== old ==
==> flow/design.v (excerpt) <==
module convolution(clk, reset, start, x, y, z, done, mem_rd_adr, mem_rd_data, out_we, out_adr, out_data);
    parameter NUM_FILTERS = 4;
    input clk, reset, start;
    output [7:0] mem_rd_adr;
    input [31:0] mem_rd_data;
    output out_we;
    output [7:0] out_adr;
    output [32*NUM_FILTERS-1:0] out_data;
    input [7:0] x, y, z;
    output done;
    wire rst, rst_acc, mem_en, cntr16_img_en, cntr_filters_en, cntr4_filter_en, adr_sel, filter_wr_en, rst_res_reg;
    wire img_wr_en, row_cntr_en, col_cntr_en, cntr43_en, cntr16_en, img_slice_en, acc_en, cntr_reg4_en, res_buffer_en;
    wire cntr13_en, inc_en, inc_ld, wr_file;
    wire [1:0] mem_offset_sel;
    wire co_cntr16_img, co_cntr4_filter, co_cntr_filters, co_cntr43, co_row_cntr, co_col_cntr, co_cntr16, co_cntr_reg4, co_cntr13;
    wire [7:0] cntr43_res;
    datapath #(NUM_FILTERS) dp(clk, rst, x, y, z, rst_acc, rst_res_reg, mem_en, cntr16_img_en, cntr_filters_en, cntr4_filter_en, filter_wr_en, img_wr_en, cntr43_en, row_cntr_en,
          col_cntr_en, cntr16_en, img_slice_en, acc_en, cntr_reg4_en, res_buffer_en, cntr13_en,
          inc_en, inc_ld, wr_file, adr_sel, mem_offset_sel, co_cntr16_img,
          co_cntr4_filter, co_cntr_filters, co_cntr43, co_row_cntr, co_col_cntr, co_cntr16, co_cntr_reg4, co_cntr13, cntr43_res,
          mem_rd_adr, mem_rd_data, out_we, out_adr, out_data);
    controller cu(clk, reset, start, co_cntr16_img, co_cntr4_filter, co_cntr_filters, co_cntr43, co_row_cntr, co_col_cntr,
                 co_cntr16, co_cntr_reg4, co_cntr13, cntr43_res,
                 rst, rst_acc, rst_res_reg, mem_en, cntr16_img_en, cntr_filters_en, cntr4_filter_en, wr_file, adr_sel, mem_offset_sel, filter_wr_en,
                 img_wr_en, row_cntr_en, col_cntr_en, cntr43_en, cntr16_en, img_slice_en, acc_en, cntr_reg4_en, res_buffer_en,
                 cntr13_en, inc_en, inc_ld, done);
endmodule
clock: 6.33 ns
lec_check: 0
cap_margin: 20
core_margin: 2
core_utilization: 72
cts_cluster_size: 99
slew_margin: 20
run.sh (not shown) runs the stock make flow with config.mk's settings and CLKGATE_MAP_FILE=.
old completed end to end; final checks failed (setup timing).
diff inputs: old => new
Settings: CORE_UTILIZATION changed from 72 to 40; SETUP_SLACK_MARGIN newly set to -0.44; CTS_CLUSTER_SIZE removed (was 99); the clock period (ns, I/O delays scaled along) changed from 6.33 to 8.27.
### Flow results
new ended with every stage complete and zero timing, DRC or antenna violations. sky130_fd_sc_hd__fa_1 as the cell with the largest stage delay on the worst path was reported by old, and sky130_fd_sc_hd__dfxtp_4 by new. In the tables for new and old, routed wire length reads higher with old. Combined buffer and inverter count along the critical path: new < old. Total of cells resized after clock tree synthesis ended up 203 lower on new than on old. Sort new and old by delay of the slowest critical-path stage, descending, and new comes first. Looking at worst hold slack across new and old, the one that comes out lower is new. Total global routing track utilization on new is down relative to old. Per the comparison of new with old, share of the cycle needed by the critical path after routing has decreased, peak supply drop decreased 0.18 mV, global-route wire length before repair decreased by about 12% relative to the old numbers. Relative to old, the cell area of new is lower by 2.2%.

* * *

convolution again, from the RTL that the note above started with.
Settings: LEC_CHECK=0, ABC_AREA=1, CAP_MARGIN=20, CORE_MARGIN=7, CORE_UTILIZATION=40, GPL_TIMING_DRIVEN=0, PLACE_DENSITY=0.85, SLEW_MARGIN=20; clock period 8.6 ns.
The starting point produced a clean layout.
Edit:
- CORE_MARGIN: 7 -> 2
- CORE_UTILIZATION: 40 -> 63
- CTS_CLUSTER_SIZE: unset -> 97
- GPL_TIMING_DRIVEN: 0 -> unset
- PLACE_DENSITY: 0.85 -> unset
- clock period: 8.6 -> 4.59 ns (I/O delays scaled with it)
- The new run completed and failed the layout checks on setup timing
- clock power is higher by 68%
- global-route usage shrinks by 6.9 points
- power rose by 78%
- die size falls by 39%
- worst setup slack loses 2.2 ns
- combinational power came out higher by 87%

* * *

Setup of run A:
convolution again, from the RTL that the note above started with.
## convolution
module convolution(clk, reset, start, x, y, z, done, mem_rd_adr, mem_rd_data, out_we, out_adr, out_data);
    parameter NUM_FILTERS = 4;
    input clk, reset, start;
    output [7:0] mem_rd_adr;
    input [31:0] mem_rd_data;
    output out_we;
    output [7:0] out_adr;
    output [32*NUM_FILTERS-1:0] out_data;
    input [7:0] x, y, z;
    output done;
    wire rst, rst_acc, mem_en, cntr16_img_en, cntr_filters_en, cntr4_filter_en, adr_sel, filter_wr_en, rst_res_reg;
    wire img_wr_en, row_cntr_en, col_cntr_en, cntr43_en, cntr16_en, img_slice_en, acc_en, cntr_reg4_en, res_buffer_en;
    wire cntr13_en, inc_en, inc_ld, wr_file;
    wire [1:0] mem_offset_sel;
    wire co_cntr16_img, co_cntr4_filter, co_cntr_filters, co_cntr43, co_row_cntr, co_col_cntr, co_cntr16, co_cntr_reg4, co_cntr13;
    wire [7:0] cntr43_res;
    datapath #(NUM_FILTERS) dp(clk, rst, x, y, z, rst_acc, rst_res_reg, mem_en, cntr16_img_en, cntr_filters_en, cntr4_filter_en, filter_wr_en, img_wr_en, cntr43_en, row_cntr_en,
          col_cntr_en, cntr16_en, img_slice_en, acc_en, cntr_reg4_en, res_buffer_en, cntr13_en,
          inc_en, inc_ld, wr_file, adr_sel, mem_offset_sel, co_cntr16_img,
  ...
Settings: LEC_CHECK=0, CAP_MARGIN=20, CELL_PAD_IN_SITES_GLOBAL_PLACEMENT=3, CORE_ASPECT_RATIO=1.74, CORE_MARGIN=5, CORE_UTILIZATION=17, CTS_CLUSTER_SIZE=68, GPL_ROUTABILITY_DRIVEN=1, GPL_TIMING_DRIVEN=0, MAX_ROUTING_LAYER=met5, MIN_ROUTING_LAYER=met1, SETUP_SLACK_MARGIN=0.34, SLEW_MARGIN=35, TNS_END_PERCENT=5; clock period 12.4 ns.
Setup changes, run A to run B
# run A
export LEC_CHECK = 0
export CAP_MARGIN = 20
export CELL_PAD_IN_SITES_GLOBAL_PLACEMENT = 3
export CORE_ASPECT_RATIO = 1.74
export CORE_MARGIN = 5
export CORE_UTILIZATION = 17
export CTS_CLUSTER_SIZE = 68
export GPL_ROUTABILITY_DRIVEN = 1
export GPL_TIMING_DRIVEN = 0
export MAX_ROUTING_LAYER = met5
export MIN_ROUTING_LAYER = met1
export SETUP_SLACK_MARGIN = 0.34
export SLEW_MARGIN = 35
export TNS_END_PERCENT = 5
create_clock -name core_clock -period 12.4 [get_ports {clk}]
# run B
export LEC_CHECK = 0
export CAP_MARGIN = 20
export CORE_MARGIN = 2
export CORE_UTILIZATION = 59
export SLEW_MARGIN = 20
create_clock -name core_clock -period 4.62 [get_ports {clk}]
Notes after the runs:
Of run B and run A, only run B fails to finish with a clean layout. Every stage of run B finished as expected; the final checks, on the other hand, flagged setup timing, which means the layout fails. On total power after layout, the higher figure sits with run B, not run A. On clock insertion delay at the later pin of the skew report: between run B and run A, it ends up higher for run A. Run A → run B: final area shows a reduction of 4300 um^2, global-route total usage across every layer shows an increase of 17 points.
Setup changes, run B to run C
# run B
export LEC_CHECK = 0
export CAP_MARGIN = 20
export CORE_MARGIN = 2
export CORE_UTILIZATION = 59
export SLEW_MARGIN = 20
create_clock -name core_clock -period 4.62 [get_ports {clk}]
# run C
export LEC_CHECK = 0
export CAP_MARGIN = 20
export CORE_MARGIN = 2
export CORE_UTILIZATION = 72
export CTS_CLUSTER_DIAMETER = 332
export CTS_CLUSTER_SIZE = 15
export GPL_TIMING_DRIVEN = 1
export MAX_ROUTING_LAYER = met4
export MIN_ROUTING_LAYER = met1
export PLACE_DENSITY_LB_ADDON = 0.0
export SETUP_SLACK_MARGIN = 0.55
export SLEW_MARGIN = 20
create_clock -name core_clock -period 6.58 [get_ports {clk}]
## What came out
[run C] flow finished | final checks: failed | reasons: setup timing. A slowest cell on the critical path of sky130_fd_sc_hd__mux4_2 is what run C shows, while sky130_fd_sc_hd__fa_1 belongs to run B. Compared to run B, the router laid down more metal wire for run C. In the flow results for run C and run B, the design area is smaller on run C. Diff run B -> run C | floorplan die height | down by a little under 10%. For internal power contribution, dividing the value from run B by the value from run C gives 1.6. Worst slack on hold paths was lower in run B than in run C. Run C vs run B, die outline area went down by about 18%.
Modified inputs, run D compared to run C
# run C
export LEC_CHECK = 0
export CAP_MARGIN = 20
export CORE_MARGIN = 2
export CORE_UTILIZATION = 72
export CTS_CLUSTER_DIAMETER = 332
export CTS_CLUSTER_SIZE = 15
export GPL_TIMING_DRIVEN = 1
export MAX_ROUTING_LAYER = met4
export MIN_ROUTING_LAYER = met1
export PLACE_DENSITY_LB_ADDON = 0.0
export SETUP_SLACK_MARGIN = 0.55
export SLEW_MARGIN = 20
create_clock -name core_clock -period 6.58 [get_ports {clk}]
# run D
export LEC_CHECK = 0
export ABC_AREA = 1
export CAP_MARGIN = 20
export CORE_MARGIN = 2
export CORE_UTILIZATION = 72
export CTS_CLUSTER_SIZE = 63
export HOLD_SLACK_MARGIN = 0.27
export PLACE_DENSITY_LB_ADDON = 0.27
export SLEW_MARGIN = 20
create_clock -name core_clock -period 5.26 [get_ports {clk}]
### Flow results
- To summarise run D: no stage aborted, but the layout did not pass its checks, failing on setup timing.
- Run C was smaller in final cell area than run D.
- Compared run D vs run C, and combinational gate area is down in run D.
- Run C → run D: maximum clock frequency went down by about 6.4%; share of total power in the clock network now sits higher; worst endpoint data arrival time increased by 0.58 ns relative to the old numbers.
- Where wire length of the first global-routing pass is concerned, run C is better than run D.
- As far as DRC violation count after routing is concerned, run D and run C perform about the same.
- [diff] setup slack of the critical path after layout, run D relative to run C: regression
- Of run D and run C, it is run D that has the higher post-layout period usage of the worst path.
Inputs modified between run D and run E:
# run D
export LEC_CHECK = 0
export ABC_AREA = 1
export CAP_MARGIN = 20
export CORE_MARGIN = 2
export CORE_UTILIZATION = 72
export CTS_CLUSTER_SIZE = 63
export HOLD_SLACK_MARGIN = 0.27
export PLACE_DENSITY_LB_ADDON = 0.27
export SLEW_MARGIN = 20
create_clock -name core_clock -period 5.26 [get_ports {clk}]
# run E
export LEC_CHECK = 0
export CAP_MARGIN = 20
export CORE_MARGIN = 2
export CORE_UTILIZATION = 60
export SLEW_MARGIN = 20
create_clock -name core_clock -period 8.26 [get_ports {clk}]
Findings:
Having completed the whole flow, run E delivered a layout that passed the timing, design-rule and antenna checks.
From run D to run E the numbers moved as follows: sequential cell area stayed essentially flat; cell area after synthesis lower; via count has decreased; area fraction in and, or, nand and nor cells after synthesis went down; final design instance area without fill decreased about 5.4%.
In the reports for run E and run D, the smaller share of total power in the clock network belongs to run D.
Combined area of the multi-input logic cells (run E vs. run D) increases slightly
A slowest stage cell on the critical path of sky130_fd_sc_hd__fa_1 is what run E shows, while sky130_fd_sc_hd__fa_2 belongs to run D.
Looking at capture point of the worst path, the dp.gen_filters[3].pe.mac1.acc.out[10] result is from run E; the dp.gen_filters[3].pe.mac1.acc.out[11] one comes from run D.
Diff run D -> run E: final worst-path setup slack increased by 3.22 ns relative to the old numbers; worst hold slack climbed 0.015 ns; sum of met3 wire segment lengths after detailed routing went down by about 70%.
Power is estimated from default activity; no workload was simulated.
